## flow/run.sh

```bash
#!/bin/bash
# the make line also repeats each setting of config.mk as NAME=value (left out here)
make -C /OpenROAD-flow-scripts/flow DESIGN_CONFIG=/design/flow/config.mk WORK_HOME=/design/flow/orfs CLKGATE_MAP_FILE= finish
```

## flow/constraint.sdc

```tcl
create_clock -name core_clock -period 2.38 [get_ports {clk}]
set_input_delay 0.4760 -clock core_clock [delete_from_list [all_inputs] [get_ports {clk}]]
set_output_delay 0.4760 -clock core_clock [all_outputs]
set_load 0.01 [all_outputs]
```

## flow/design.v

```verilog
`timescale 1ns / 1ps
module top(input clk, rst_raw, up, left, right, down, 
           input [15:0]switches, output dp,a,b,c,d,e,f,g, output [3:0]anode,
           output load_done, output reg fsm_done);
    wire [7:0] A, B;     
    wire [3:0] init_ram_addr, fsm_ram_addr, ram_addr;    
    wire [1:0] rf_w_addr;
    wire rf_w_en;
    wire ram_w_en, init_ram_w_en, fsm_ram_w_en;    
    wire [1:0] reg_r_addr1, reg_r_addr2, reg_r_addr3, reg_r_addr4;
    wire [7:0] init_w_ram_data, fsm_w_ram_data, 
               w_ram_data, r_ram_data;   
    wire acc_en, acc_clear;
    wire done;
    wire [3:0] pp0, pp1;  
    wire [1:0] A1, A2, B1, B2;   
    wire [4:0] acc;  
    wire [4:0] C11, C12, C21, C22;   
    wire up_clean, left_clean, rst, right_clean, down_clean;    
    reg load_en;
    reg load_button;     
    reg start_button;    
    reg C11_button, C12_button, C21_button, C22_button;  
    reg display;     
    debouncer udb(.clk(clk), .raw(up), .clean(up_clean)); 
    debouncer ldb(.clk(clk), .raw(left), .clean(left_clean)); 
    debouncer cdb(.clk(clk), .raw(rst_raw), .clean(rst));  
    debouncer rdb(.clk(clk), .raw(right), .clean(right_clean)); 
    debouncer ddb(.clk(clk), .raw(down), .clean(down_clean)); 
    load_RAM init(.clk(clk), 
                  .rst(rst), 
                  .en(load_en), 
                  .button(load_button), 
                  .matrices(switches), 
                  .write_en(init_ram_w_en), 
                  .done(load_done), 
                  .ram_addr(init_ram_addr),
                  .w_ram_data(init_w_ram_data));   
    controller fsm(.clk(clk),
                   .rst(rst),
                   .start(start_button),
                   .acc(acc),
                   .ram_addr(fsm_ram_addr),
                   .rf_w_addr(rf_w_addr),
                   .ram_w_en(fsm_ram_w_en), 
                   .rf_w_en(rf_w_en), 
                   .w_ram_data(fsm_w_ram_data), 
                   .reg_r_addr1(reg_r_addr1), 
                   .reg_r_addr2(reg_r_addr2), 
                   .reg_r_addr3(reg_r_addr3), 
                   .reg_r_addr4(reg_r_addr4),
                   .acc_en(acc_en),
                   .acc_clear(acc_clear),
                   .done(done),
                   .C11(C11), 
                   .C12(C12), 
                   .C21(C21), 
                   .C22(C22));
    register_file rf(.clk(clk), 
                     .rst(rst), 
                     .write_en(rf_w_en), 
                     .w_addr(rf_w_addr), 
                     .r_addr1(reg_r_addr1), 
                     .r_addr2(reg_r_addr2), 
                     .r_addr3(reg_r_addr3), 
                     .r_addr4(reg_r_addr4), 
                     .w_data(r_ram_data[1:0]),  
                     .data1(A1), 
                     .data2(A2), 
                     .data3(B1), 
                     .data4(B2));               
    RAM8bit ram(.clk(clk), .rst(rst), .write_en(ram_w_en), .address(ram_addr), 
                .w_data(w_ram_data), .r_data(r_ram_data));       
    multiplier multi0(.A(A1), .B(B1), .product(pp0));
    multiplier multi1(.A(A2), .B(B2), .product(pp1));
    accumulator accum(.clk(clk), .rst(rst), .acc_en(acc_en), .clear(acc_clear), 
                      .pp0(pp0), .pp1(pp1), .acc(acc));
    display seg(.clk(clk), 
                .rst(rst),
                .display(display), 
                .C11(C11), 
                .C12(C12), 
                .C21(C21), 
                .C22(C22),
                .C11_button(C11_button), 
                .C12_button(C12_button),
                .C21_button(C21_button),
                .C22_button(C22_button),
                .dp(dp),.a(a),.b(b),.c(c),.d(d),.e(e),.f(f),.g(g), 
                .anode(anode));   
    assign ram_addr = load_en ? init_ram_addr : fsm_ram_addr;
    assign w_ram_data = load_en ? init_w_ram_data : fsm_w_ram_data;
    assign ram_w_en = load_en ? init_ram_w_en : fsm_ram_w_en;    
    always @(posedge clk) begin
        if(rst)
            fsm_done <= 0;
        else if(done)
            fsm_done <= done;
        else
            fsm_done <= fsm_done;
    end
    always @(posedge clk) begin
        if(rst) begin
            load_en <= 1;    
            load_button <= 0;    
            start_button <= 0;   
            C11_button <= 0;     
            C12_button <= 0;
            C21_button <= 0;
            C22_button <= 0;
            display <= 0;    
        end else if(load_en) begin
            if(load_done) begin  
                load_en <= 0;    
                load_button <= 0;    
            end else begin
                load_en <= 1;
                load_button <= left_clean;    
            end
        end else if(!fsm_done) begin
            load_en <= 0;   
            load_button <= 0;   
            start_button <= right_clean & load_done;   
        end else if(fsm_done) begin  
            load_en <= 0;
            load_button <= 0;
            start_button <= 0;   
            C11_button <= up_clean;  
            C12_button <= left_clean;
            C21_button <= right_clean;
            C22_button <= down_clean;
            display <= 1;    
        end
    end
endmodule
module debouncer(input raw, input clk, output reg clean);
    reg [9:0]counter;    
    always @(posedge clk) begin
        if(raw) begin
            if(!(&counter))  
                counter <= counter + 1;  
        end else begin
            if(counter != 0) 
                counter <= counter - 1;  
        end
        if(&counter)
            clean <= 1;
        else if(counter == 0)
            clean <= 0;
    end
endmodule
module load_RAM(input clk, rst, en, button, input [15:0]matrices,
                output reg write_en, done, output reg [3:0]ram_addr,
                output reg [7:0]w_ram_data);
    reg [2:0]count;  
    reg [1:0]current;
    always @(*) begin
        case(count)
            0: current = matrices[15:14];    
            1: current = matrices[13:12];
            2: current = matrices[11:10];
            3: current = matrices[9:8];
            4: current = matrices[7:6];
            5: current = matrices[5:4];
            6: current = matrices[3:2];
            7: current = matrices[1:0];  
        endcase
    end    
    always @(posedge clk) begin
        if(rst) begin
            count <= 0;
            write_en <= 0;
            done <= 0;
            ram_addr <= 0;
            w_ram_data <= 0;
        end else if(en && button) begin    
            write_en <= done ? 0 : 1;    
            if(!done) begin     
                ram_addr <= count;
                w_ram_data <= {6'b000000,current};   
                count <= count + 1;
                if(&count)
                    done <= 1;   
            end 
        end else if(done) begin   
            count <= 0;
            write_en <= 0;
            done <= 1;   
            ram_addr <= 0;
            w_ram_data <= 0;
        end 
    end
endmodule
module controller(input clk,
                  input rst,
                  input start,
                  input [4:0] acc,
                  output reg [3:0] ram_addr,
                  output reg [1:0] rf_w_addr,
                  output reg ram_w_en, rf_w_en, 
                  output reg [7:0] w_ram_data, 
                  output reg [1:0] reg_r_addr1, reg_r_addr2, reg_r_addr3, reg_r_addr4,
                  output reg acc_en,
                  output reg acc_clear,
                  output reg done,
                  output reg [4:0] C11, C12, C21, C22);
    parameter IDLE = 0; 
    parameter READ_A1 = 1;
    parameter LOAD_A1_READ_A2 = 2;
    parameter LOAD_A2_READ_B1 = 3;
    parameter LOAD_B1_READ_B2 = 4;
    parameter LOAD_B2 = 5;
    parameter MULTIPLY = 6;
    parameter ADD = 7;
    parameter WRITE = 8;
    parameter UPDATE = 9;
    parameter DONE = 10;
    reg [3:0] PS, NS;
    reg [2:0] iteration, next_it;     
    reg [2:0] A1_addr, A2_addr, B1_addr, B2_addr; 
    always @(posedge clk) begin
        if(rst) begin
            PS <= IDLE;
            iteration <= 0;
        end else begin
            PS <= NS;
            iteration <= next_it;
        end
    end
    always @(posedge clk) begin
        if(rst)
            {C11,C12,C21,C22} <= 0;
        else if(PS == WRITE) begin
            case(iteration)
                0: C11 <= acc;
                1: C12 <= acc;
                2: C21 <= acc;
                3: C22 <= acc;
            endcase
        end 
    end
    always @(*) begin
        case(PS)
            IDLE: NS = start ? READ_A1 : IDLE;    
            READ_A1: NS = LOAD_A1_READ_A2;
            LOAD_A1_READ_A2: NS = LOAD_A2_READ_B1;
            LOAD_A2_READ_B1: NS = LOAD_B1_READ_B2;
            LOAD_B1_READ_B2: NS = LOAD_B2;
            LOAD_B2: NS = MULTIPLY;
            MULTIPLY: NS = ADD;
            ADD: NS = WRITE;
            WRITE: NS = UPDATE;  
            UPDATE: NS = (iteration == 4) ? DONE : READ_A1;   
            DONE: NS = IDLE;     
            default: NS = IDLE; 
        endcase     
    end
    always @(*) begin
        case(iteration)
            0: {A1_addr,A2_addr,B1_addr,B2_addr} = {3'd0,3'd1,3'd4,3'd6};
            1: {A1_addr,A2_addr,B1_addr,B2_addr} = {3'd0,3'd1,3'd5,3'd7};
            2: {A1_addr,A2_addr,B1_addr,B2_addr} = {3'd2,3'd3,3'd4,3'd6};
            3: {A1_addr,A2_addr,B1_addr,B2_addr} = {3'd2,3'd3,3'd5,3'd7};
            default: {A1_addr,A2_addr,B1_addr,B2_addr} = {3'd2,3'd3,3'd5,3'd7};
        endcase
    end
    always @(*) begin
        case(iteration)
            0: next_it = (PS == WRITE) ? 1 : 0;
            1: next_it = (PS == WRITE) ? 2 : 1;
            2: next_it = (PS == WRITE) ? 3 : 2;
            3: next_it = (PS == WRITE) ? 4 : 3;
            default: next_it = iteration;    
        endcase
    end
    always @(*) begin
        ram_addr = 0;
        rf_w_addr = 0;
        ram_w_en = 0;
        rf_w_en = 0;
        w_ram_data = 0;
        reg_r_addr1 = 0;
        reg_r_addr2 = 1;
        reg_r_addr3 = 2;
        reg_r_addr4 = 3;
        acc_en = 0;
        acc_clear = 0;
        done = 0;
        case(PS)
            READ_A1: begin  
                rf_w_en = 1;
                ram_addr = A1_addr;
            end
            LOAD_A1_READ_A2: begin    
                rf_w_en = 1;
                rf_w_addr = 0;
                ram_addr = A2_addr;
            end
            LOAD_A2_READ_B1: begin
                rf_w_en = 1;
                rf_w_addr = 1;   
                ram_addr = B1_addr;
            end
            LOAD_B1_READ_B2: begin
                rf_w_en = 1;
                rf_w_addr = 2;
                ram_addr = B2_addr;
            end
            LOAD_B2: begin
                rf_w_en = 1;
                rf_w_addr = 3;
                ram_addr = B2_addr;
            end
            MULTIPLY: begin
                rf_w_addr = 3;
                ram_addr = B2_addr;
            end
            ADD: begin
                acc_en = 1;
                rf_w_addr = 3;
                ram_addr = B2_addr;
            end
            WRITE: begin
                rf_w_addr = 3;
                ram_w_en = 1;
                w_ram_data = {3'b000, acc};    
                ram_addr = {2'b10, iteration[1:0]};    
            end   
            UPDATE: begin
                rf_w_addr = 3;
                done = (iteration == 4) ? 1 : 0;     
                acc_clear = 1;   
            end
            DONE: begin
                rf_w_addr = 3;
                acc_clear = 1;
                done = 1;
            end
            default: ;
        endcase
    end
endmodule
module register_file(clk, rst, write_en, w_addr, r_addr1, r_addr2, r_addr3, 
                     r_addr4, w_data, data1, data2, data3, data4);
    parameter DATA_W = 2;     
    parameter ADDR_CNT = 4;     
    parameter ADDR_W = $clog2(ADDR_CNT);    
    input clk, rst, write_en;
    input [ADDR_W-1:0]r_addr1, r_addr2, r_addr3, r_addr4, w_addr;
    input [DATA_W-1:0]w_data;
    output reg [DATA_W-1:0]data1, data2, data3, data4;
    reg[DATA_W-1:0] mem[0:ADDR_CNT-1];  
    integer i;
    always @(posedge clk) begin
        if(rst) begin
            for(i=0; i<ADDR_CNT; i=i+1) begin
                mem[i] <= 0; 
            end
        end else begin
            if(write_en)
                mem[w_addr] <= w_data;
        end
    end
    always @(*) begin
        data1 = mem[r_addr1];
        data2 = mem[r_addr2];
        data3 = mem[r_addr3];
        data4 = mem[r_addr4];
    end
endmodule
module RAM8bit(clk, rst, write_en, address, w_data, r_data);
    parameter DATA_W = 8;    
    parameter ADDR_CNT = 12;    
    parameter ADDR_W = $clog2(ADDR_CNT);  
    input clk,rst,write_en;
    input [ADDR_W-1:0]address;
    input [DATA_W-1:0]w_data;
    output reg [DATA_W-1:0]r_data;
    reg[DATA_W-1:0] mem[0:ADDR_CNT-1];  
    integer i;
    always @(posedge clk) begin     
        if(rst) begin
            for(i=0; i<ADDR_CNT; i=i+1) 
                mem[i] <= 0;
        end else begin
            if(write_en)
                mem[address] <= w_data;
            else
                r_data <= mem[address];   
        end
    end
endmodule
module multiplier(input [1:0] A, B, output [3:0] product);
    assign product = A * B;
endmodule
module accumulator(input clk, rst, acc_en, clear, input [3:0] pp0, pp1, 
                   output reg [4:0] acc);
    always @(posedge clk) begin
        if(rst || clear)
            acc <= 0;    
        else if(acc_en)
            acc <= pp0 + pp1;  
        else
            acc <= acc;
    end
endmodule
module display(input clk, 
               input rst, 
               input display,
               input [4:0]C11, 
               input [4:0]C12, 
               input [4:0]C21, 
               input [4:0]C22, 
               input C11_button,
               input C12_button,
               input C21_button,
               input C22_button,
               output dp,a,b,c,d,e,f,g, 
               output [3:0]anode);
    wire [4:0] Cij;  
    wire [7:0] bcd_Cij;  
    wire conv_en;   
    wire conv_done;
    wire [3:0] value;   
    display_controller ctrl(.clk(clk),
                            .rst(rst),
                            .display(display),
                            .conv_done(conv_done),
                            .C11(C11),
                            .C12(C12),
                            .C21(C21),
                            .C22(C22),
                            .C11_button(C11_button),
                            .C12_button(C12_button),
                            .C21_button(C21_button),
                            .C22_button(C22_button),
                            .Cij(Cij),
                            .conv_en(conv_en));
    BCDconv converter(.clk(clk), .rst(rst), .en(conv_en), .bin_in({7'b0000000,Cij}), 
                      .bcd_out(bcd_Cij), .done(conv_done));
    anodeGen gen(.clk(clk), .rst(rst), .bcd_in({11'd0, bcd_Cij}), 
                 .anode(anode), .val(value));
    segConv seg(.num(value), .dp(dp),.a(a),.b(b),.c(c),.d(d),.e(e),.f(f),.g(g));
endmodule
module display_controller(input clk,
                          input rst,
                          input display,
                          input conv_done,
                          input [4:0]C11,
                          input [4:0]C12,
                          input [4:0]C21,
                          input [4:0]C22,
                          input C11_button,
                          input C12_button,
                          input C21_button,
                          input C22_button,
                          output reg [4:0]Cij,
                          output reg conv_en);
    parameter IDLE = 0;
    parameter READ = 1;
    parameter CONVERT = 2;
    parameter DISPLAY = 3;
    parameter DONE = 4;
    reg [2:0]PS, NS;
    always @(posedge clk) begin
        if(rst)
            PS <= IDLE;
        else
            PS <= NS;
    end
    always @(*) begin
        case(PS)
            IDLE: NS = display ? READ : IDLE;    
            READ: NS = CONVERT;
            CONVERT: NS = conv_done ? DISPLAY : CONVERT;  
            DISPLAY: NS = (|{C11_button,C12_button,C21_button,C22_button}) 
                           ? READ : DISPLAY;    
            default: NS = IDLE;
        endcase
    end
    always @(*) conv_en = (PS == CONVERT) ? 1 : 0;   
    always @(posedge clk) begin
        if(rst)
            Cij <= 0;
        else begin
            if(PS == READ) begin
                if(C11_button)
                    Cij <= C11;
                else if(C12_button)
                    Cij <= C12;
                else if(C21_button)
                    Cij <= C21;
                else if(C22_button)
                    Cij <= C22;
            end
        end
    end
endmodule
module BCDconv(input clk, en, rst, input [11:0]bin_in, 
               output reg [15:0]bcd_out, output reg done);
    parameter IDLE = 2'b00;
    parameter ADD = 2'b01;
    parameter SHIFT = 2'b10;
    parameter DONE = 2'b11;
    reg [27:0]shift_reg;    
    reg [3:0]shift_idx;     
    reg [1:0]state;        
    always @(posedge clk) begin
        if(rst) begin   
            done <= 0;
            bcd_out <= 0;
            shift_reg <= 0;
            shift_idx <= 0;
            state <= IDLE;
        end else begin
            case(state)
                IDLE: begin
                    done <= 0;
                    if(en) begin
                        shift_idx <= 0;
                        shift_reg <= {16'b0, bin_in};    
                        state <= SHIFT;
                    end
                end
                ADD: begin
                    if(shift_reg[27:24] > 4)
                        shift_reg[27:24] <= shift_reg[27:24] + 3;
                    if(shift_reg[23:20] > 4)
                        shift_reg[23:20] <= shift_reg[23:20] + 3;
                    if(shift_reg[19:16] > 4)
                        shift_reg[19:16] <= shift_reg[19:16] + 3;
                    if(shift_reg[15:12] > 4)
                        shift_reg[15:12] <= shift_reg[15:12] + 3;
                    state <= SHIFT;
                end
                SHIFT: begin  
                    shift_reg <= shift_reg << 1;   
                    shift_idx <= shift_idx + 1;    
                    if(shift_idx == 11)
                        state <= DONE;
                    else
                        state <= ADD;
                end
                DONE: begin
                    bcd_out <= shift_reg[27:12];     
                    done <= 1;
                    state <= IDLE;    
                end
            endcase
        end
    end
endmodule
module anodeGen(input clk, rst, input [15:0]bcd_in, 
                output reg [3:0]anode, output reg [3:0] val);
    reg [9:0] count; 
    always @(posedge clk) begin
        if(rst) begin
            anode <= 4'b1110; 
            val <= 0;
            count <= 0;
        end else begin
            count <= count + 1;
            if(count == 1023) begin    
                anode <= {anode[0],anode[3:1]};	 
                count <= 0;   
            end
            case(anode)
                4'b1110: val <= bcd_in[3:0];
                4'b1101: val <= bcd_in[7:4];
                4'b1011: val <= bcd_in[11:8];
                4'b0111: val <= bcd_in[15:12];
            endcase
        end
    end
endmodule
module segConv(input [3:0]num, output reg dp,a,b,c,d,e,f,g);
    always @(*) begin
        dp = 1'b1;    
        case(num)    
            4'b0000: {a,b,c,d,e,f,g} = 7'b0000001;
            4'b0001: {a,b,c,d,e,f,g} = 7'b1001111;
            4'b0010: {a,b,c,d,e,f,g} = 7'b0010010;
            4'b0011: {a,b,c,d,e,f,g} = 7'b0000110;
            4'b0100: {a,b,c,d,e,f,g} = 7'b1001100;
            4'b0101: {a,b,c,d,e,f,g} = 7'b0100100;
            4'b0110: {a,b,c,d,e,f,g} = 7'b0100000;
            4'b0111: {a,b,c,d,e,f,g} = 7'b0001111;
            4'b1000: {a,b,c,d,e,f,g} = 7'b0000000;
            4'b1001: {a,b,c,d,e,f,g} = 7'b0001100;
            default: {a,b,c,d,e,f,g} = 7'b1111111;
        endcase
    end
endmodule
```

## flow/config.mk

```make
export PLATFORM = sky130hd
export DESIGN_NAME = top
export DESIGN_NICKNAME = top
export VERILOG_FILES = /design/flow/design.v
export SDC_FILE = /design/flow/constraint.sdc
export NUM_CORES = 4
export LEC_CHECK = 0
export ABC_AREA = 1
export CAP_MARGIN = 20
export CORE_ASPECT_RATIO = 0.89
export CORE_MARGIN = 2
export CORE_UTILIZATION = 72
export CTS_CLUSTER_DIAMETER = 224
export CTS_CLUSTER_SIZE = 14
export GPL_ROUTABILITY_DRIVEN = 0
export HOLD_SLACK_MARGIN = 0.29
export MIN_ROUTING_LAYER = met1
export PLACE_DENSITY_LB_ADDON = 0.16
export SETUP_SLACK_MARGIN = 0.3
export SLEW_MARGIN = 15
```

==> flow_summary_export.csv, run 1 <==
group,metric,value,unit
synthesis,yosys.area.top_type,"edfxtp_1",
synthesis,xor_area_share,3.86,%
sta,max_slew.worst_pin.slew,0.606,ns
setup_path,path_common_cell,"fa_1",
setup_path,cp.required,2.81,ns
pwr,pwr-share-seq,37.2,%
setup_path,crit_path_start,"rf.mem[3][1]$_DFFE_PP_",
synthesis,async_flop_share,0,%
worst_hold_path,hp-class,"flop to flop",
sta,relSlewSlack,59.3,%
grt,grt_max_degree,55,
pwr,power_leader,"combinational logic",
run,tool_warnings,41,
setup_path,cp_top_family,"adder cells",
sta,fin_skew,0.0162,ns
synthesis,postSynthAreaPerCell,8.34,um2
synthesis,yosys_area,0.0114,mm2
synthesis,synth_cells,1361,
synthesis,ys_types,47,
synthesis,edf_count,92,
synthesis,mux_share,0,%
synthesis,synth_nets,1456,
grt,antenna_found_initial,0,
sta,fin_setup_tns,0,ns
drt,drtIter0Drc,763,
drt,insertedDiodeCount,0,
pwr,pg_comb,9.11,mW
synthesis,post_synth_ao_oa_area_fraction,11.6,%
clocking,clock_latency,0.50,ns
die,floorplan.core_util,73.3,%
worst_hold_path,hold_end,"fsm.PS[3]$_DFF_P_",
die,fp.dieW,137,um
setup_path,cp_slowest_cell,"fa_1",
synthesis,ys.flops,226,
synthesis,area_leaders,"edfxtp_1, dfxtp_1, nand2_1",
pwr,power_clock,3.03,mW
clocking,htreeDepth,1,
layout,nets,1552,
setup_path,setup.worst_path.end_class,"flop",
pwr,combPwrFrac,47.2,%
clocking,root_buffer,"clkbuf_16",
clocking,cts_tree,"built",
layout,finalInstanceArea,0.0131,mm2
pwr,p_sw,8.05,mW
clocking,cts_buffers,20,
grt,grtUsageTotal,29.9,%
setup_path,crit_cells,7,
place,placed_area,0.0123,mm2
setup_path,cpPeakStageDelay,0.56,ns
synthesis,topCombFamilyByArea,"simple AND/OR/NAND/NOR gates",
clocking,clockBufferDepth,3,
pwr,power.density,1480,mW/mm2
die,dieArea,0.0168,mm2
grt,overflow,0,
pwr,power,19.3,mW
synthesis,ys_sh_simple,22.2,%
setup_path,rr_startpoint,"rf.mem[3][1]$_DFFE_PP_",
clocking,path_clk_slew,0.07,ns
sta,rsz0062_at_grt,"yes",
sta,period_minus_slack,2.26,ns
pwr,ir_drop,0.00116,V
synthesis,top_cell_area_share,24.3,%
drt,wl_per_cell,15.1,um
grt,grt_pass1_vias,9179,
die,num_io_pins,36,
setup_path,worstRegToRegCells,7,
pwr,leakage,5.82,nW
die,die_y,122,um
status,status,"finished clean",
synthesis,adder_share,8.58,%
run,maxCapViolations,0,
setup_path,r2r_slack,0.12,ns
worst_hold_path,min_delay_path_depth,2,
sta,report.final.slew_viol_count,0,
pwr,switching_share,41.7,%
synthesis,synth-main-ff-cell,"dfxtp_1",
synthesis,ys_top_cells_by_count,"nand2_1, nor2_1, dfxtp_1",
setup_path,cp.arrival,2.68,ns
sta,fmax,443,MHz
pwr,powerSeq,7.18,mW
drt,postRouteAntennaNets,0,
die,core,0.0155,mm2
setup_path,worst-setup-path-type,"flop to flop",
die,rows,43,
place,portBuffers,34,
layout,area_growth,15.0,%
synthesis,yosys.stat.seqShare,48.0,%
sta,setup_violations,0,
drt,drt-pass1-iter-count,5,
drt,drc,0,
sta,hold_violations,0,
setup_path,cp_num_buf_inv,1,
worst_hold_path,hp-start,"fsm.PS[6]$_DFF_P_",
pwr,power_frac_clock,15.7,%
place,place_hpwl,16.8,mm
synthesis,synth_area,0.0114,mm2
grt,grt_pass1_wl,41.0,mm
drt,wl,25.3,mm
clocking,cts_num_sinks,226,
drt,num_vias,9716,
sta,fin_crit_sh,94.8,%
setup_path,cp-start-kind,"flop",
setup_path,timing.rr.end,"accum.acc[2]$_SDFFE_PP0P_",
drt,via_per_inst,5.82,
synthesis,synth_top_cell_by_count,"nand2_1",
pwr,internal-power,11.3,mW
setup_path,cp_max_fo,2,
synthesis,ys_cells,1361,
setup_path,crit_path_cell_trace,"nand2_2 > fa_2 > fa_1 > inv_2 > fa_1 > nand2_1 > a21oi_1",
synthesis,yosysWarnings,13,
setup_path,endpoint,"accum.acc[2]$_SDFFE_PP0P_",
area by class of cell:
type	count	area, um2
clock buffers	32	567
multi-input cells	968	5390
inverters	138	522
repair buffers	103	858
fillers	906	2440
clock inverters	1	16.3
well taps	202	253
flip-flops and latches	226	5450
through the flow:
| step | instances | setup WS (ns) | util, % | hold slack [ns] |
|---|---|---|---|---|
| 2_1_floorplan | 1361 | 0.229 | - | 0.403 |
| 3_3_place_gp | 1629 | -0.0228 | 79.2 | 0.405 |
| 3_5_place_dp | 1629 | -0.161 | 79.2 | 0.416 |
| 4_1_cts | 1663 | 0.140 | 83.3 | 0.424 |
| 5_1_grt | 1670 | 0.0327 | 84.3 | 0.437 |
| 6_report | 1670 | 0.124 | 84.3 | 0.424 |
metal layers:
metal | vias to the layer above | track usage [%] | part of all wire [%]
li1 | 4781 | - | -
met1 | 4545 | 37.8 | 42
met2 | 317 | 52.7 | 49
met3 | 73 | 4.17 | 5.3
met4 | 0 | 10.4 | 3.1
met5 | - | 0 | 0
repair_timing:
| action | CTS | global route |
|---|---|---|
| setup buffers | 1 | 7 |
| setup endpoints to repair | 7 | 47 |
| pin swaps | 12 | 11 |
| hold buffers | 0 | 0 |
| resized | 9 | 28 |
==> run 2, diff against run 1 <==
- ABC_AREA: 1 -> unset
- CORE_ASPECT_RATIO: 0.89 -> unset
- CORE_UTILIZATION: 72 -> 71
- CTS_CLUSTER_DIAMETER: 224 -> unset
- CTS_CLUSTER_SIZE: 14 -> 19
- GPL_ROUTABILITY_DRIVEN: 0 -> unset
- HOLD_SLACK_MARGIN: 0.29 -> unset
- MIN_ROUTING_LAYER: met1 -> unset
- PLACE_DENSITY_LB_ADDON: 0.16 -> 0.01
- SETUP_SLACK_MARGIN: 0.3 -> 0.68
- SLEW_MARGIN: 15 -> 20
- clock period: 2.38 -> 2.36 ns (I/O delays scaled with it)
==> run 2 against run 1 <==
  * The run now fails in clock tree synthesis (4_1_cts)
  * Synthesized cell count shrank 14%
  * Die area grew 3.6%
  * Area after synthesis grew 2.3%
==> flow_summary_export.csv, run 2 <==
group,metric,value,unit
status,status,"did not finish",
status,stop_stage,"clock tree synthesis (4_1_cts)",
status,firstError,"[ERROR DPL-0033] detailed placement checks failed during check placement.",
synthesis,ys.flops,226,
synthesis,ys_top_cells_by_count,"nor2_1, dfxtp_1, edfxtp_1",
synthesis,ys_types,74,
synthesis,edf_count,92,
synthesis,adder_share,8.38,%
synthesis,postSynthAreaPerCell,9.87,um2
synthesis,synth_top_cell_by_count,"nor2_1",
synthesis,top_cell_area_share,23.8,%
synthesis,ys_cells,1177,
synthesis,yosysWarnings,13,
synthesis,area_leaders,"edfxtp_1, dfxtp_1, ha_1",
die,dieArea,0.0174,mm2
synthesis,yosys.area.top_type,"edfxtp_1",
die,fp.dieW,132,um
synthesis,xor_area_share,4.07,%
synthesis,synth_cells,1177,
die,core,0.0159,mm2
place,place_congestion,0.865,
die,num_io_pins,36,
place,portBuffers,34,
synthesis,ys_sh_simple,16.6,%
die,floorplan.core_util,72.8,%
die,die_y,132,um
place,place_hpwl,18.7,mm
synthesis,async_flop_share,0,%
synthesis,post_synth_ao_oa_area_fraction,14.1,%
synthesis,topCombFamilyByArea,"simple AND/OR/NAND/NOR gates",
synthesis,yosys.stat.seqShare,46.9,%
die,rows,46,
synthesis,mux_share,6.26,%
synthesis,yosys_area,0.0116,mm2
synthesis,synth_area,0.0116,mm2
synthesis,synth-main-ff-cell,"dfxtp_1",
synthesis,synth_nets,1272,
run 2: metrics by stage:
step	instance area, um2	cells	worst slack (ns)
after global placement	13400	1497	-0.414
after detailed placement	13400	1497	-0.542
after floorplan	12200	1177	0.199
==> run 3, diff against run 2 <==
- CORE_UTILIZATION: 71 -> 72
- CTS_CLUSTER_SIZE: 19 -> 15
- PLACE_DENSITY_LB_ADDON: 0.01 -> unset
- SETUP_SLACK_MARGIN: 0.68 -> unset
- clock period: 2.36 -> 2.55 ns (I/O delays scaled with it)
==> run 3 against run 2 <==
  * The run now finishes clean
  * Die area fell by 1.3%
  * Area after synthesis stayed put
  * Synthesized cell count did not move
==> flow_summary_export.csv, run 3 <==
group,metric,value,unit
pwr,switching_share,38.2,%
place,place_congestion,0.846,
drt,wl,25.3,mm
synthesis,area_leaders,"edfxtp_1, dfxtp_1, ha_1",
layout,nFillCells,903,
sta,period_minus_slack,2.47,ns
layout,finalNonFillerCells,1521,
sta,setup_violations,0,
die,core,0.0158,mm2
pwr,power_leader,"combinational logic",
clocking,clock_latency,0.52,ns
pwr,internal-power,11.2,mW
layout,area_growth,16.4,%
setup_path,cp_slowest_cell,"a2111oi_1",
die,floorplan.core_util,73.4,%
synthesis,ys_sh_simple,16.6,%
pwr,power_clock,3.30,mW
drt,drt-pass1-iter-count,6,
layout,nets,1382,
synthesis,edf_count,92,
grt,overflow,0,
pwr,leakage,5.65,nW
setup_path,setup.worst_path.end_class,"flop",
setup_path,crit_cells,9,
place,portBuffers,34,
die,rows,46,
pwr,power_frac_clock,18.2,%
clocking,cts_resized,0,
pwr,p_sw,6.94,mW
synthesis,top_cell_area_share,23.8,%
sta,relSlewSlack,39.0,%
synthesis,xor_area_share,4.07,%
grt,grt_pass1_wl,41.0,mm
synthesis,synth_top_cell_by_count,"nor2_1",
sta,hold_violations,0,
worst_hold_path,hp-start,"seg.ctrl.PS[0]$_DFF_P_",
synthesis,adder_share,8.38,%
worst_hold_path,min_delay_path_depth,1,
clocking,clockBufferDepth,3,
setup_path,cp_top_family,"AND-OR/OR-AND gates",
place,placed_cells,1477,
synthesis,ys.flops,226,
setup_path,crit_path_cell_trace,"clkdlybuf4s50_1 > inv_1 > ha_1 > a21o_1 > a21oi_1 > o21bai_1 > a2111oi_1 > or3_1 > o211ai_1",
setup_path,cp.required,2.78,ns
place,place_hpwl,17.1,mm
clocking,cts_num_sinks,226,
drt,wl_per_cell,16.6,um
setup_path,r2r_slack,0.13,ns
run,maxCapViolations,0,
setup_path,cpPeakStageDelay,0.53,ns
synthesis,synth_nets,1272,
setup_path,worstRegToRegCells,6,
synthesis,yosys_area,0.0116,mm2
synthesis,mux_share,6.26,%
setup_path,cp_max_fo,3,
setup_path,cp-start-kind,"input port",
setup_path,rr_startpoint,"fsm.PS[1]$_DFF_P_",
pwr,pg_comb,7.97,mW
synthesis,topCombFamilyByArea,"simple AND/OR/NAND/NOR gates",
grt,antenna_found_initial,0,
synthesis,yosysWarnings,13,
sta,max_slew.worst_pin.slew,0.913,ns
drt,insertedDiodeCount,0,
setup_path,endpoint,"ddb.counter[9]$_DFFE_PP_",
synthesis,ys_top_cells_by_count,"nor2_1, dfxtp_1, edfxtp_1",
clocking,path_clk_slew,0.06,ns
clocking,cts_buffers,24,
drt,via_per_inst,6.04,
layout,final_util,85.4,%
synthesis,synth_area,0.0116,mm2
synthesis,synth_cells,1177,
worst_hold_path,hp-class,"flop to flop",
drt,postRouteAntennaNets,0,
clocking,cts_post_setup_buffers_inserted,0,
drt,drc,0,
sta,fin_skew,0.0196,ns
synthesis,async_flop_share,0,%
setup_path,timing.rr.end,"ram.r_data[0]$_DFFE_PP_",
setup_path,cp_num_buf_inv,2,
grt,grtUsageTotal,29.5,%
die,dieArea,0.0172,mm2
sta,fmax,406,MHz
sta,fin_setup_tns,0,ns
synthesis,ys_types,74,
pwr,ir_drop,0.000935,V
pwr,powerSeq,6.91,mW
die,die_y,131,um
sta,report.final.slew_viol_count,0,
drt,num_vias,9188,
sta,hold_ws,0.459,ns
grt,grt_pass1_vias,8877,
die,num_io_pins,36,
worst_hold_path,hold_end,"seg.ctrl.PS[0]$_DFF_P_",
synthesis,synth-main-ff-cell,"dfxtp_1",
clocking,cts_tree,"built",
synthesis,yosys.stat.seqShare,46.9,%
run,tool_warnings,40,
synthesis,post_synth_ao_oa_area_fraction,14.1,%
clocking,ctsHoldBuffers,0,
setup_path,crit_path_start,"down",
die,fp.dieW,131,um
setup_path,worst-setup-path-type,"input port to flop",
clocking,root_buffer,"clkbuf_16",
setup_path,cp.arrival,2.70,ns
synthesis,postSynthAreaPerCell,9.87,um2
pwr,power.density,1340,mW/mm2
sta,fin_crit_sh,96.7,%
pwr,combPwrFrac,43.8,%
pwr,pwr-share-seq,38.0,%
synthesis,ys_cells,1177,
synthesis,yosys.area.top_type,"edfxtp_1",
clocking,htreeDepth,1,
grt,grt_max_degree,32,
status,status,"finished clean",
drt,drtIter0Drc,762,
[run 3: final cells by class]
| cell class | count | area, um2 | share of cell area (%) |
|---|---|---|---|
| clock buffer | 40 | 723 | 5.35 |
| clock inverter | 4 | 18.8 | 0.139 |
| inverter | 57 | 214 | 1.58 |
| multi-input combinational | 844 | 5750 | 42.6 |
| sequential | 226 | 5450 | 40.3 |
| tap | 216 | 270 | 2.00 |
| timing repair buffer | 134 | 1090 | 8.07 |
[run 3: stage by stage]
step	setup WS, ns	power (mW)	area [um2]
2_1_floorplan	0.0939	12.2	11600
4_1_cts	0.0148	18.1	13500
5_1_grt	-0.0134	19.4	13500
6_report	0.0845	18.2	13500
3_3_place_gp	-0.339	14.2	12800
3_5_place_dp	-0.446	14.6	12800
[run 3: per-layer routing]
metal / vias up / wire length (um) / part of all wire, % / global-route usage, %
met4: 0 / 558 / 2.2 / 9.82
met2: 275 / 12600 / 50 / 51.2
met3: 62 / 1290 / 5.1 / 4.07
met5: - / 0 / 0 / 0
met1: 4357 / 10800 / 43 / 38.3
li1: 4494 / - / - / -
==> run 4, diff against run 3 <==
- ABC_AREA: unset -> 1
- CTS_CLUSTER_DIAMETER: unset -> 127
- CTS_CLUSTER_SIZE: 15 -> 13
- PLACE_DENSITY_LB_ADDON: unset -> 0.16
- SETUP_SLACK_MARGIN: unset -> 0.65
- clock period: 2.55 -> 2.43 ns (I/O delays scaled with it)
==> run 4 against run 3 <==
  * Largest cell class unchanged
  * Highest routed layer is now met5
  * Global-route usage rose by 8.7 points
  * First-iteration DRC count rose to 3.7 times the previous value
  * Critical endpoint is now ram.r_data[1]$_DFFE_PP_
  * Now fails the layout checks on negative setup slack
  * Critical path depth rose by 3
  * Clock power fell by 4%
  * Cell count rose by 15%
  * Routed wire length rose by 91%
  * Sequential cell count did not move
==> flow_summary_export.csv, run 4 <==
group,metric,value,unit
status,status,"failed layout checks",
status,check-failures,"negative setup slack",
sta,fin_crit_sh,110,%
setup_path,cpPeakStageDelay,0.72,ns
worst_hold_path,min_delay_path_depth,1,
synthesis,synth-main-ff-cell,"dfxtp_1",
drt,drt-pass1-iter-count,20,
synthesis,topCombFamilyByArea,"simple AND/OR/NAND/NOR gates",
clocking,root_buffer,"clkbuf_16",
drt,postRouteAntennaNets,0,
setup_path,cp_slowest_cell,"a21oi_1",
drt,num_vias,12931,
place,post-place-ws,-0.227,ns
setup_path,cp_max_fo,8,
setup_path,worstRegToRegCells,12,
setup_path,cp_num_buf_inv,3,
clocking,clock_latency,0.53,ns
pwr,internal-power,12.9,mW
worst_hold_path,hold_end,"seg.gen.count[0]$_SDFF_PP0_",
pwr,powerSeq,7.57,mW
pwr,pg_comb,14.4,mW
pwr,pwr-share-seq,30.1,%
clocking,htreeDepth,1,
synthesis,synth_cells,1361,
die,floorplan.core_util,74.1,%
synthesis,edf_count,92,
layout,nets,1616,
pwr,power_leader,"combinational logic",
clocking,cts_tree,"built",
pwr,ir_drop,0.00104,V
die,fp.dieW,130,um
sta,fmax,375,MHz
run,maxCapViolations,0,
synthesis,top_cell_area_share,24.3,%
synthesis,ys.flops,226,
sta,setup_ws,-0.240,ns
synthesis,synth_area,0.0114,mm2
clocking,cts_num_sinks,226,
synthesis,yosys_area,0.0114,mm2
sta,rsz0062_at_grt,"yes",
setup_path,cp_top_family,"simple AND/OR/NAND/NOR gates",
sta,hold_violations,0,
synthesis,synth_nets,1456,
setup_path,endpoint,"ram.r_data[1]$_DFFE_PP_",
synthesis,xor_area_share,3.86,%
synthesis,adder_share,8.58,%
synthesis,ys_types,47,
grt,grt_max_degree,54,
clocking,cts_buffers,21,
die,num_io_pins,36,
layout,final_util,96.0,%
die,die_y,130,um
pwr,power_frac_clock,12.6,%
pwr,p_sw,12.2,mW
layout,nFillCells,343,
synthesis,yosys.area.top_type,"edfxtp_1",
drt,via_per_inst,7.41,
die,rows,45,
setup_path,crit_path_cell_trace,"a21oi_1 > nand3_4 > buf_12 > buf_16 > nand3_1 > nand2_1 > nand2_1 > nand2_1 > nand2_1 > nand2_1 > inv_1 > nand2_1",
layout,regArea,0.00549,mm2
clocking,clockBufferDepth,3,
pwr,leakage,6.33,nW
setup_path,worst-setup-path-type,"flop to flop",
setup_path,setup.worst_path.end_class,"flop",
place,place_hpwl,18.1,mm
synthesis,mux_share,0,%
place,portBuffers,34,
synthesis,yosys.stat.seqShare,48.0,%
synthesis,async_flop_share,0,%
worst_hold_path,hp-class,"flop to flop",
layout,area_growth,29.5,%
run,tool_warnings,42,
drt,drc,0,
clocking,path_clk_slew,0.08,ns
pwr,power,25.1,mW
worst_hold_path,hp-start,"seg.gen.count[0]$_SDFF_PP0_",
setup_path,crit_path_start,"fsm.PS[1]$_DFF_P_",
synthesis,post_synth_ao_oa_area_fraction,11.6,%
setup_path,rr_startpoint,"fsm.PS[1]$_DFF_P_",
drt,wl_per_cell,27.7,um
setup_path,cp-start-kind,"flop",
grt,grt_pass1_wl,51.3,mm
synthesis,yosysWarnings,13,
sta,setup_violations,6,
pwr,switching_share,48.8,%
pwr,combPwrFrac,57.3,%
die,dieArea,0.0168,mm2
sta,period_minus_slack,2.67,ns
pwr,power_clock,3.16,mW
synthesis,synth_top_cell_by_count,"nand2_1",
sta,report.final.slew_viol_count,0,
synthesis,ys_cells,1361,
setup_path,path_common_cell,"nand2_1",
drt,drtIter0Drc,2789,
sta,max_slew.worst_pin.slew,0.927,ns
synthesis,postSynthAreaPerCell,8.34,um2
setup_path,timing.rr.end,"ram.r_data[1]$_DFFE_PP_",
sta,fin_skew,0.0353,ns
pwr,power.density,1710,mW/mm2
layout,logic_area,0.00633,mm2
synthesis,ys_top_cells_by_count,"nand2_1, nor2_1, dfxtp_1",
setup_path,cp.arrival,2.94,ns
setup_path,r2r_slack,-0.24,ns
synthesis,ys_sh_simple,22.2,%
grt,grtUsageTotal,38.2,%
setup_path,cp.required,2.70,ns
setup_path,crit_cells,12,
die,core,0.0153,mm2
clocking,ctsHoldBuffers,0,
place,place_congestion,0.916,
grt,antenna_found_initial,8,
drt,wl,48.4,mm
grt,grt_pass1_vias,10552,
grt,overflow,0,
synthesis,area_leaders,"edfxtp_1, dfxtp_1, nand2_1",
sta,relSlewSlack,37.5,%
[run 4: metrics by stage]
stage	setup TNS [ns]	cells	hold WS, ns	area, um2
global placement	-0.781	1639	0.410	12700
finish	-0.861	1745	0.454	14700
floorplan	0	1361	0.403	11700
CTS	0	1700	0.449	13800
global route	-1.12	1744	0.472	14700
detailed placement	-2.26	1639	0.418	12700
[run 4: final cells by class]
| cell class | count | area share [%] |
|---|---|---|
| Multi-Input combinational cell | 968 | 43.1 |
| Clock inverter | 1 | 0.0596 |
| Sequential cell | 226 | 37.3 |
| Tap cell | 211 | 1.80 |
| Inverter | 138 | 3.82 |
| Timing Repair Buffer | 166 | 10.0 |
| Clock buffer | 32 | 3.85 |
| Antenna cell | 3 | 0.0511 |
[run 4: metal layers]
metal,vias up,wire length (um),track usage (%)
met5,-,293,0
met4,16,5840,16.5
met3,690,7630,5.86
met2,1565,20500,68.3
met1,5751,14100,45.9
li1,4909,-,-
[run 4: timing repair]
item,4_1_cts,5_1_grt
endpoints found under the setup margin,149,175
setup buffers,26,42
cloned,2,0
pin swaps,26,62
resized,97,175
==> run 5, diff against run 4 <==
- ABC_AREA: 1 -> unset
- CAP_MARGIN: 20 -> 40
- CTS_CLUSTER_DIAMETER: 127 -> 258
- CTS_CLUSTER_SIZE: 13 -> 19
- PLACE_DENSITY_LB_ADDON: 0.16 -> unset
- SETUP_SLACK_MARGIN: 0.65 -> 0.31
- clock period: 2.43 -> 2.36 ns (I/O delays scaled with it)
==> run 5 against run 4 <==
  * Still fails the layout checks on negative setup slack
  * Sequential cell count is the same
  * Design area shrank 0.30%
  * Count of clock-buffer cells in the layout shrank 10
  * Via count shrank 17%
  * Clock power shrank 18%
  * Area after synthesis grew 2.3%
  * Utilization shrank 3.4 points
  * Synthesized cell count shrank 14%
  * First-iteration DRC count shrank 41%
  * Critical path type unchanged
  * Largest cell class unchanged
  * Highest routed layer is now met4
==> flow_summary_export.csv, run 5 <==
group,metric,value,unit
setup_path,cp_slowest_cell,"fa_1",
clocking,clock_latency,0.51,ns
pwr,power_clock,2.60,mW
drt,via_per_inst,6.73,
pwr,pg_comb,12.3,mW
setup_path,cp_num_buf_inv,1,
pwr,p_sw,9.59,mW
place,portBuffers,34,
grt,overflow,0,
drt,postRouteAntennaNets,0,
clocking,cts_buffers,15,
setup_path,cp.required,2.74,ns
drt,num_vias,10702,
die,num_io_pins,36,
drt,drt-pass1-iter-count,12,
synthesis,synth_top_cell_by_count,"nor2_1",
pwr,pwr-share-seq,33.8,%
setup_path,crit_path_cell_trace,"nand2_2 > fa_2 > fa_1 > inv_2 > fa_2 > xnor2_2 > mux2i_1 > nor2_1",
grt,grt_pass1_vias,9806,
pwr,ir_drop,0.00112,V
place,place_hpwl,17.9,mm
setup_path,endpoint,"accum.acc[3]$_SDFFE_PP0P_",
drt,wl_per_cell,23.4,um
setup_path,worstRegToRegCells,8,
pwr,power_leader,"combinational logic",
pwr,powerSeq,7.61,mW
setup_path,cp.arrival,3.16,ns
pwr,switching_share,42.6,%
synthesis,async_flop_share,0,%
synthesis,yosys.stat.seqShare,46.9,%
run,tool_warnings,44,
sta,relSlewSlack,47.3,%
synthesis,xor_area_share,4.07,%
clocking,htreeDepth,1,
worst_hold_path,hp-class,"flop to flop",
synthesis,ys_types,74,
die,rows,46,
synthesis,ys_cells,1177,
sta,period_minus_slack,2.78,ns
setup_path,crit_path_start,"rf.mem[3][1]$_DFFE_PP_",
synthesis,post_synth_ao_oa_area_fraction,14.1,%
worst_hold_path,min_delay_path_depth,1,
status,status,"failed layout checks",
worst_hold_path,hold_end,"seg.ctrl.PS[0]$_DFF_P_",
synthesis,ys_top_cells_by_count,"nor2_1, dfxtp_1, edfxtp_1",
sta,fin_crit_sh,118,%
drt,drtIter0Drc,1643,
synthesis,synth-main-ff-cell,"dfxtp_1",
sta,max_slew.worst_pin.slew,0.790,ns
synthesis,edf_count,92,
sta,rsz0062_at_grt,"yes",
synthesis,postSynthAreaPerCell,9.87,um2
clocking,clockBufferDepth,3,
drt,wl,37.3,mm
synthesis,adder_share,8.38,%
clocking,root_buffer,"clkbuf_16",
layout,nets,1464,
setup_path,cpPeakStageDelay,0.70,ns
pwr,leakage,6.01,nW
drt,insertedDiodeCount,0,
synthesis,ys_sh_simple,16.6,%
die,fp.dieW,131,um
pwr,power.density,1540,mW/mm2
pwr,internal-power,12.9,mW
sta,fmax,360,MHz
layout,final_util,92.6,%
layout,finalInstanceArea,0.0147,mm2
die,dieArea,0.0172,mm2
clocking,cts_num_sinks,226,
pwr,combPwrFrac,54.6,%
grt,grt_max_degree,55,
place,place_congestion,0.872,
die,floorplan.core_util,73.4,%
grt,grtUsageTotal,33.4,%
grt,grt_pass1_wl,46.4,mm
sta,fin_skew,0.0248,ns
clocking,cts_tree,"built",
synthesis,yosys.area.top_type,"edfxtp_1",
die,die_y,131,um
setup_path,setup.worst_path.end_class,"flop",
synthesis,synth_area,0.0116,mm2
synthesis,top_cell_area_share,23.8,%
synthesis,area_leaders,"edfxtp_1, dfxtp_1, ha_1",
setup_path,path_common_cell,"fa_2",
setup_path,crit_cells,8,
synthesis,synth_nets,1272,
setup_path,cp-start-kind,"flop",
status,check-failures,"negative setup slack",
setup_path,r2r_slack,-0.42,ns
run,maxCapViolations,0,
worst_hold_path,hp-start,"seg.ctrl.PS[0]$_DFF_P_",
grt,antenna_found_initial,0,
sta,setup_violations,5,
synthesis,yosysWarnings,13,
sta,hold_violations,0,
layout,area_growth,26.3,%
sta,report.final.slew_viol_count,0,
synthesis,synth_cells,1177,
pwr,power_frac_clock,11.5,%
sta,fin_setup_tns,-1.31,ns
setup_path,cp_max_fo,2,
sta,hold_ws,0.476,ns
die,core,0.0158,mm2
synthesis,ys.flops,226,
sta,setup_ws,-0.420,ns
synthesis,yosys_area,0.0116,mm2
clocking,path_clk_slew,0.09,ns
setup_path,rr_startpoint,"rf.mem[3][1]$_DFFE_PP_",
synthesis,mux_share,6.26,%
setup_path,cp_top_family,"adder cells",
setup_path,worst-setup-path-type,"flop to flop",
synthesis,topCombFamilyByArea,"simple AND/OR/NAND/NOR gates",
drt,drc,0,
pwr,power,22.5,mW
place,placed_area,0.0132,mm2
setup_path,timing.rr.end,"accum.acc[3]$_SDFFE_PP0P_",
-- run 5: cell type report --
cell class,instances,area (um2)
inverters,57,233
multi-input cells,844,6440
repair buffers,225,1820
clock inverters,1,8.76
clock buffers,22,412
flip-flops and latches,226,5470
fillers,555,1170
well taps,216,270
-- run 5: per-layer routing --
| layer | wire [um] | global-route usage, % |
|---|---|---|
| met1 | 12900 | 41.4 |
| met2 | 17900 | 57.3 |
| met3 | 3760 | 6.43 |
| met4 | 2700 | 14.4 |
| met5 | 0 | 0 |
-- run 5: per-stage QoR --
stage          worst slack [ns]  instances
6_report                 -0.420       1591
5_1_grt                  -0.551       1591
4_1_cts                  0.0384       1560
3_5_place_dp             -0.492       1511
3_3_place_gp             -0.372       1511
2_1_floorplan             0.199       1177
-- run 5: timing repair --
action                                  in CTS  in global routing
endpoints found under the setup margin      69                 76
gates cloned                                 0                  1
gates resized                               49                 98
setup buffers                               26                 29
pin swaps                                   35                 55
hold buffers                                 0                  0
==> run 6, diff against run 5 <==
- CAP_MARGIN: 40 -> 20
- CTS_CLUSTER_DIAMETER: 258 -> 311
- CTS_CLUSTER_SIZE: 19 -> unset
- SETUP_SLACK_MARGIN: 0.31 -> 0.86
- clock period: 2.36 -> 3.0 ns (I/O delays scaled with it)
==> run 6 against run 5 <==
  * The run now finishes clean
  * Register-to-register slack better by 1.1 ns
  * Clock skew shrank 0.0063 ns
  * Die area unchanged
  * Area after synthesis unchanged
  * Critical path type unchanged
  * Sequential share of layout area rose by 2.0 points
  * Sequential cell count unchanged
  * Worst hold slack worse by 0.018 ns
  * Maximum frequency up 18%
  * Global-route usage decreased by 2.7 points
==> flow_summary_export.csv, run 6 <==
group,metric,value,unit
synthesis,yosys.stat.seqShare,46.9,%
setup_path,worstRegToRegCells,8,
setup_path,cp.required,3.39,ns
synthesis,edf_count,92,
synthesis,synth_cells,1177,
worst_hold_path,hold_end,"seg.ctrl.PS[0]$_DFF_P_",
synthesis,xor_area_share,4.07,%
pwr,powerSeq,6.05,mW
drt,drt-pass1-iter-count,5,
drt,wl_per_cell,19.1,um
die,fp.dieW,131,um
synthesis,async_flop_share,0,%
sta,relSlewSlack,42.9,%
setup_path,cp-start-kind,"flop",
setup_path,cp_num_buf_inv,1,
synthesis,ys_sh_simple,16.6,%
drt,num_vias,9380,
grt,antenna_found_initial,0,
setup_path,r2r_slack,0.63,ns
drt,postRouteAntennaNets,0,
clocking,clock_latency,0.52,ns
die,core,0.0158,mm2
clocking,cts_tree,"built",
pwr,power_clock,3.10,mW
layout,final_util,88.0,%
synthesis,ys_top_cells_by_count,"nor2_1, dfxtp_1, edfxtp_1",
synthesis,synth_top_cell_by_count,"nor2_1",
grt,grt_pass1_vias,8714,
pwr,pwr-share-seq,36.5,%
grt,grt_pass1_wl,42.4,mm
pwr,power_frac_clock,18.7,%
die,die_y,131,um
clocking,clockBufferDepth,3,
clocking,path_clk_slew,0.07,ns
die,dieArea,0.0172,mm2
pwr,power.density,1190,mW/mm2
pwr,power,16.6,mW
sta,setup_violations,0,
sta,report.final.slew_viol_count,0,
layout,area_growth,20.0,%
drt,via_per_inst,6.30,
setup_path,rr_startpoint,"rf.mem[3][1]$_DFFE_PP_",
synthesis,ys_cells,1177,
synthesis,synth_nets,1272,
sta,period_minus_slack,2.37,ns
pwr,switching_share,39.3,%
synthesis,yosysWarnings,13,
worst_hold_path,hp-class,"flop to flop",
die,rows,46,
sta,max_slew.worst_pin.slew,0.856,ns
drt,insertedDiodeCount,0,
drt,wl,28.4,mm
setup_path,crit_path_start,"rf.mem[3][1]$_DFFE_PP_",
run,maxCapViolations,0,
clocking,ctsHoldBuffers,0,
place,portBuffers,34,
clocking,root_buffer,"clkbuf_16",
setup_path,cp_slowest_cell,"fa_2",
setup_path,crit_path_cell_trace,"nand2_2 > fa_2 > inv_2 > ha_4 > ha_4 > fa_2 > mux2i_1 > nor2_1",
sta,rsz0062_at_grt,"yes",
synthesis,topCombFamilyByArea,"simple AND/OR/NAND/NOR gates",
setup_path,cp_top_family,"adder cells",
pwr,power_leader,"combinational logic",
setup_path,endpoint,"accum.acc[2]$_SDFFE_PP0P_",
synthesis,ys.flops,226,
place,place_hpwl,16.5,mm
synthesis,yosys_area,0.0116,mm2
setup_path,cp.arrival,2.76,ns
die,floorplan.core_util,73.4,%
pwr,internal-power,10.1,mW
setup_path,crit_cells,8,
run,tool_warnings,43,
setup_path,setup.worst_path.end_class,"flop",
pwr,pg_comb,7.41,mW
drt,drc,0,
synthesis,ys_types,74,
die,num_io_pins,36,
setup_path,worst-setup-path-type,"flop to flop",
sta,fin_skew,0.0185,ns
synthesis,mux_share,6.26,%
grt,grt_max_degree,73,
clocking,htreeDepth,1,
sta,fin_crit_sh,78.8,%
place,place_congestion,0.862,
worst_hold_path,hp-start,"seg.ctrl.PS[0]$_DFF_P_",
synthesis,synth_area,0.0116,mm2
synthesis,top_cell_area_share,23.8,%
grt,grtUsageTotal,30.8,%
setup_path,timing.rr.end,"accum.acc[2]$_SDFFE_PP0P_",
synthesis,post_synth_ao_oa_area_fraction,14.1,%
setup_path,cp_max_fo,2,
clocking,cts_buffers,24,
pwr,ir_drop,0.000735,V
pwr,combPwrFrac,44.7,%
grt,overflow,0,
drt,drtIter0Drc,892,
clocking,cts_num_sinks,226,
synthesis,yosys.area.top_type,"edfxtp_1",
setup_path,cpPeakStageDelay,0.56,ns
pwr,p_sw,6.50,mW
status,status,"finished clean",
synthesis,area_leaders,"edfxtp_1, dfxtp_1, ha_1",
synthesis,adder_share,8.38,%
synthesis,postSynthAreaPerCell,9.87,um2
sta,hold_violations,0,
worst_hold_path,min_delay_path_depth,1,
sta,fmax,423,MHz
pwr,leakage,5.57,nW
layout,nets,1350,
synthesis,synth-main-ff-cell,"dfxtp_1",
run 6: layout make-up:
cell class	count	area [um2]
sequential	226	5480
clock inverter	6	57.6
clock buffer	38	790
timing repair buffer	102	856
tap	216	270
multi-input combinational	844	6250
fill	767	1890
inverter	57	233
run 6: repair_timing:
| action | 4_1_cts | 5_1_grt |
|---|---|---|
| setup buffers | 24 | 22 |
| pin swaps | 27 | 36 |
| cloned | 0 | 0 |
| resized | 56 | 41 |
| endpoints found under the hold margin | 0 | 0 |
| setup endpoints to repair | 74 | 63 |
run 6: routing by layer:
layer  GRT usage [%]  share of wire [%]  vias up
li1                -                  -     4420
met1            40.9                 42     4521
met2            52.9                 50      349
met3            3.83                5.1       90
met4            9.39                3.1        0
met5               0                  0        -
run 6: stage by stage:
step	std cells	instance area [um2]	TNS, ns	worst slack (ns)	hold WS [ns]
6_report	1489	13900	0	0.635	0.458
5_1_grt	1489	13900	0	0.587	0.479
4_1_cts	1467	13600	0	0.751	0.458
3_5_place_dp	1399	12400	-0.0277	-0.0277	0.443
3_3_place_gp	1399	12400	0	0.0679	0.437
2_1_floorplan	1177	11800	0	0.711	0.426
==> run 7, diff against run 6 <==
- ABC_AREA: unset -> 1
- CAP_MARGIN: 20 -> 40
- CTS_CLUSTER_DIAMETER: 311 -> 389
- CTS_CLUSTER_SIZE: unset -> 15
- PLACE_DENSITY_LB_ADDON: unset -> 0.16
- SETUP_SLACK_MARGIN: 0.86 -> 0.36
- clock period: 3.0 -> 2.48 ns (I/O delays scaled with it)
==> run 7 against run 6 <==
  * Maximum frequency grew 6.1%
  * Worst hold slack lost 0.018 ns
  * Sequential share of layout area grew 3.2 points
  * Area after synthesis shrank 2.2%
  * Critical endpoint unchanged
  * Via count grew 1.5%
  * Routed wire length shrank 14%
  * Worst setup slack lost 0.38 ns
==> flow_summary_export.csv, run 7 <==
group,metric,value,unit
clocking,clockBufferDepth,3,
place,post-place-ws,-0.0556,ns
grt,overflow,0,
sta,max_slew.worst_pin.slew,0.577,ns
sta,report.final.slew_viol_count,0,
synthesis,async_flop_share,0,%
synthesis,ys_cells,1361,
sta,relSlewSlack,61.4,%
pwr,power_clock,2.74,mW
synthesis,post_synth_ao_oa_area_fraction,11.6,%
drt,drtIter0Drc,754,
synthesis,ys_sh_simple,22.2,%
place,placed_cells,1612,
pwr,pg_comb,8.29,mW
setup_path,crit_cells,7,
drt,drc,0,
place,place_congestion,0.911,
synthesis,ys.flops,226,
setup_path,rr_startpoint,"rf.mem[3][0]$_DFFE_PP_",
setup_path,crit_path_start,"rf.mem[3][0]$_DFFE_PP_",
synthesis,mux_share,0,%
pwr,power.density,1400,mW/mm2
synthesis,yosys_area,0.0114,mm2
synthesis,yosysWarnings,13,
setup_path,worstRegToRegCells,7,
sta,rsz0062_at_grt,"yes",
pwr,powerSeq,6.88,mW
grt,antenna_found_initial,0,
synthesis,top_cell_area_share,24.3,%
layout,finalNonFillerCells,1651,
clocking,path_clk_slew,0.07,ns
pwr,pwr-share-seq,38.4,%
synthesis,ys_top_cells_by_count,"nand2_1, nor2_1, dfxtp_1",
synthesis,yosys.area.top_type,"edfxtp_1",
die,num_io_pins,36,
die,rows,45,
setup_path,timing.rr.end,"accum.acc[2]$_SDFFE_PP0P_",
drt,drt-pass1-iter-count,5,
drt,wl,24.4,mm
worst_hold_path,hold_end,"fsm.PS[5]$_DFF_P_",
setup_path,setup.worst_path.end_class,"flop",
setup_path,worst-setup-path-type,"flop to flop",
drt,via_per_inst,5.77,
die,floorplan.core_util,74.1,%
setup_path,endpoint,"accum.acc[2]$_SDFFE_PP0P_",
pwr,p_sw,7.52,mW
clocking,cts_buffers,19,
setup_path,cp_slowest_cell,"fa_2",
drt,postRouteAntennaNets,0,
clocking,cts_tree,"built",
synthesis,ys_types,47,
setup_path,r2r_slack,0.25,ns
run,maxCapViolations,0,
worst_hold_path,hp-start,"fsm.PS[8]$_DFF_P_",
worst_hold_path,hp-class,"flop to flop",
clocking,htreeDepth,1,
clocking,root_buffer,"clkbuf_16",
grt,grtUsageTotal,28.9,%
synthesis,adder_share,8.58,%
setup_path,crit_path_cell_trace,"nand2_2 > fa_2 > fa_1 > inv_2 > fa_2 > nand2_2 > a21oi_2",
setup_path,cp_num_buf_inv,1,
grt,grt_max_degree,46,
synthesis,topCombFamilyByArea,"simple AND/OR/NAND/NOR gates",
sta,fin_skew,0.0138,ns
pwr,power_frac_clock,15.3,%
status,status,"finished clean",
synthesis,synth_cells,1361,
clocking,clock_latency,0.49,ns
worst_hold_path,min_delay_path_depth,2,
grt,grt_pass1_wl,40.4,mm
pwr,ir_drop,0.000947,V
synthesis,synth_top_cell_by_count,"nand2_1",
drt,wl_per_cell,14.8,um
sta,period_minus_slack,2.23,ns
run,tool_warnings,41,
drt,insertedDiodeCount,0,
clocking,cts_num_sinks,226,
setup_path,cp_max_fo,2,
setup_path,cp-start-kind,"flop",
sta,fmax,448,MHz
layout,nets,1525,
synthesis,synth_nets,1456,
die,fp.dieW,130,um
setup_path,cp.required,2.90,ns
synthesis,edf_count,92,
setup_path,cp_top_family,"adder cells",
pwr,power_leader,"combinational logic",
synthesis,xor_area_share,3.86,%
die,dieArea,0.0168,mm2
synthesis,area_leaders,"edfxtp_1, dfxtp_1, nand2_1",
die,core,0.0153,mm2
pwr,internal-power,10.4,mW
sta,fin_crit_sh,89.9,%
pwr,combPwrFrac,46.3,%
sta,setup_ws,0.250,ns
place,portBuffers,34,
sta,hold_violations,0,
synthesis,postSynthAreaPerCell,8.34,um2
layout,area_growth,13.1,%
layout,nFillCells,963,
die,die_y,130,um
sta,setup_violations,0,
place,place_hpwl,16.6,mm
setup_path,cpPeakStageDelay,0.56,ns
grt,grt_pass1_vias,9040,
synthesis,yosys.stat.seqShare,48.0,%
synthesis,synth-main-ff-cell,"dfxtp_1",
pwr,leakage,5.67,nW
drt,num_vias,9524,
pwr,switching_share,42.0,%
synthesis,synth_area,0.0114,mm2
setup_path,cp.arrival,2.65,ns
==> run 7: layer usage <==
layer	vias to the layer above	GRT usage [%]	share of wire, %
li1	4712	-	-
met1	4475	37.8	43
met2	275	51.0	50
met3	62	4.00	5.0
met4	0	7.08	2.1
met5	-	0	0
==> run 7: cell type report <==
class / instances / area (um2) / share of cell area (%)
clock buffer: 30 / 517 / 4.03
inverter: 138 / 526 / 4.09
multi-input combinational: 968 / 5390 / 42.0
sequential: 226 / 5450 / 42.5
tap: 211 / 264 / 2.06
timing repair inverter: 1 / 7.51 / 0.0585
clock inverter: 1 / 16.3 / 0.127
timing repair buffer: 76 / 661 / 5.15
==> run 7: per-stage QoR <==
step	hold WS [ns]	cell area, um2	utilization (%)	power [mW]	TNS [ns]
6_report	0.440	12800	83.8	17.9	0
4_1_cts	0.439	12700	82.7	17.6	0
3_3_place_gp	0.407	12100	78.9	14.3	0
5_1_grt	0.473	12800	83.8	19.4	0
3_5_place_dp	0.427	12100	78.9	14.7	-0.162
2_1_floorplan	0.403	11400	-	12.5	0
==> run 7: what timing repair did <==
action	CTS	global route
hold buffers	0	0
resized	9	33
setup buffers	1	6
gates cloned	0	1
setup endpoints to repair	10	56
pin swaps	2	5
==> run 8, diff against run 7 <==
- CAP_MARGIN: 40 -> 35
- CELL_PAD_IN_SITES_DETAIL_PLACEMENT: unset -> 1
- CELL_PAD_IN_SITES_GLOBAL_PLACEMENT: unset -> 1
- CORE_ASPECT_RATIO: unset -> 1.5
- CORE_MARGIN: 2 -> 4
- CORE_UTILIZATION: 72 -> 40
- CTS_CLUSTER_DIAMETER: 389 -> unset
- CTS_CLUSTER_SIZE: 15 -> 33
- GPL_ROUTABILITY_DRIVEN: unset -> 0
- GPL_TIMING_DRIVEN: unset -> 0
- MIN_ROUTING_LAYER: unset -> met2
- PLACE_DENSITY_LB_ADDON: 0.16 -> 0.04
- SETUP_SLACK_MARGIN: 0.36 -> unset
- clock period: 2.48 -> 3.21 ns (I/O delays scaled with it)
==> run 8 against run 7 <==
  * Design area grew 0.68%
  * Still clean on timing, DRC and antenna
  * Sequential cell count is the same
  * Worst setup slack gained 0.15 ns
  * Sequential power shrank 23%
  * Non-clock buffer count shrank 13
  * Synthesized cell count is the same
  * Cell count grew 8.1%
  * Highest routed layer unchanged
  * Count of clock-buffer cells in the layout grew 8
  * Via count grew 34%
  * First-iteration DRC count grew 97%
  * Worst hold slack lost 0.016 ns
  * Die area grew 86%
  * Critical path type unchanged
  * Largest power group unchanged
  * Critical endpoint is now ram.mem[3][0]$_SDFFCE_PN0P_
==> flow_summary_export.csv, run 8 <==
group,metric,value,unit
synthesis,synth-main-ff-cell,"dfxtp_1",
setup_path,timing.rr.end,"ram.mem[3][0]$_SDFFCE_PN0P_",
synthesis,yosys.area.top_type,"edfxtp_1",
synthesis,yosys_area,0.0114,mm2
setup_path,path_common_cell,"clkbuf_1",
drt,via_per_inst,7.16,
pwr,p_sw,6.07,mW
layout,area_growth,13.8,%
drt,num_vias,12789,
clocking,clockBufferDepth,3,
grt,antenna_found_initial,0,
synthesis,postSynthAreaPerCell,8.34,um2
synthesis,synth_nets,1456,
sta,report.final.slew_viol_count,0,
setup_path,cp_max_fo,10,
layout,finalInstanceArea,0.0129,mm2
setup_path,worstRegToRegCells,5,
synthesis,ys_top_cells_by_count,"nand2_1, nor2_1, dfxtp_1",
drt,wl,29.5,mm
synthesis,yosys.stat.seqShare,48.0,%
pwr,power_leader,"combinational logic",
setup_path,cpPeakStageDelay,0.59,ns
pwr,power_frac_clock,19.6,%
run,maxCapViolations,0,
synthesis,topCombFamilyByArea,"simple AND/OR/NAND/NOR gates",
pwr,internal-power,8.36,mW
sta,rsz0062_at_grt,"no",
layout,nets,1516,
setup_path,rr_startpoint,"cdb.clean$_SDFFE_PP1N_",
die,die_y,214,um
worst_hold_path,hp-class,"flop to flop",
synthesis,xor_area_share,3.86,%
setup_path,crit_path_start,"cdb.clean$_SDFFE_PP1N_",
sta,period_minus_slack,2.81,ns
grt,overflow,0,
die,core,0.0280,mm2
die,rows,75,
run,tool_warnings,38,
setup_path,cp_slowest_cell,"clkbuf_1",
synthesis,ys.flops,226,
place,post-place-ws,0.250,ns
synthesis,top_cell_area_share,24.3,%
clocking,clock_latency,0.54,ns
clocking,cts_post_setup_buffers_inserted,0,
place,portBuffers,34,
pwr,power_clock,2.82,mW
synthesis,area_leaders,"edfxtp_1, dfxtp_1, nand2_1",
pwr,power.density,1120,mW/mm2
setup_path,crit_path_cell_trace,"inv_1 > clkbuf_1 > clkbuf_1 > clkbuf_1 > nand2_1",
pwr,powerSeq,5.32,mW
die,num_io_pins,36,
sta,fin_setup_tns,0,ns
synthesis,ys_types,47,
place,placed_cells,1741,
drt,postRouteAntennaNets,0,
synthesis,synth_top_cell_by_count,"nand2_1",
clocking,cts_tree,"built",
setup_path,cp-start-kind,"flop",
worst_hold_path,min_delay_path_depth,2,
drt,drt-pass1-iter-count,5,
setup_path,crit_cells,5,
pwr,switching_share,42.1,%
worst_hold_path,hp-start,"fsm.PS[6]$_DFF_P_",
clocking,htreeDepth,1,
sta,setup_ws,0.397,ns
pwr,combPwrFrac,43.6,%
synthesis,synth_area,0.0114,mm2
synthesis,adder_share,8.58,%
grt,grt_max_degree,14,
pwr,pg_comb,6.29,mW
setup_path,r2r_slack,0.40,ns
setup_path,worst-setup-path-type,"flop to flop",
status,status,"finished clean",
layout,finalNonFillerCells,1785,
place,placed_area,0.0121,mm2
sta,fmax,355,MHz
clocking,cts_resized,0,
grt,grtUsageTotal,27.4,%
pwr,pwr-share-seq,36.9,%
synthesis,async_flop_share,0,%
sta,fin_skew,0.0145,ns
synthesis,mux_share,0,%
setup_path,setup.worst_path.end_class,"flop",
sta,setup_violations,0,
clocking,cts_num_sinks,226,
sta,relSlewSlack,41.7,%
clocking,ctsHoldBuffers,0,
setup_path,cp_num_buf_inv,4,
sta,max_slew.worst_pin.slew,0.874,ns
synthesis,post_synth_ao_oa_area_fraction,11.6,%
grt,grt_pass1_vias,14147,
drt,wl_per_cell,16.5,um
pwr,ir_drop,0.000498,V
synthesis,yosysWarnings,13,
clocking,root_buffer,"clkbuf_16",
setup_path,cp.required,3.47,ns
clocking,path_clk_slew,0.06,ns
sta,hold_violations,0,
drt,drc,0,
synthesis,synth_cells,1361,
die,dieArea,0.0312,mm2
grt,grt_pass1_wl,47.9,mm
synthesis,edf_count,92,
worst_hold_path,hold_end,"fsm.PS[3]$_DFF_P_",
setup_path,endpoint,"ram.mem[3][0]$_SDFFCE_PN0P_",
die,fp.dieW,146,um
synthesis,ys_sh_simple,22.2,%
place,place_hpwl,21.8,mm
clocking,cts_buffers,24,
synthesis,ys_cells,1361,
sta,fin_crit_sh,87.6,%
pwr,leakage,5.66,nW
die,floorplan.core_util,40.6,%
setup_path,cp.arrival,3.07,ns
drt,drtIter0Drc,1488,
drt,insertedDiodeCount,0,
layout,final_util,46.2,%
setup_path,cp_top_family,"buffers and inverters",
run 8: area by class of cell:
cell class | count | area (um2)
fillers | 3349 | 15000
inverters | 138 | 518
clock buffers | 38 | 742
well taps | 346 | 433
multi-input cells | 968 | 5250
plain buffers | 29 | 135
repair buffers | 34 | 340
flip-flops and latches | 226 | 5450
clock inverters | 6 | 55.1
run 8: per-layer routing:
metal  global-route usage, %  vias up  part of all wire (%)
li1                        -     4662                     -
met1                       -     4685                     0
met2                    37.5     3246                    60
met3                    32.6      196                    35
met4                    4.69        0                   5.5
met5                       0        -                     0
run 8: stage by stage:
step                hold WS (ns)  total power [mW]
finish                     0.424              14.4
global route               0.446              15.8
detailed placement         0.425              11.6
floorplan                  0.403              9.69
global placement           0.408              11.4
CTS                        0.431              14.5
Power is estimated from default activity; no workload was simulated.
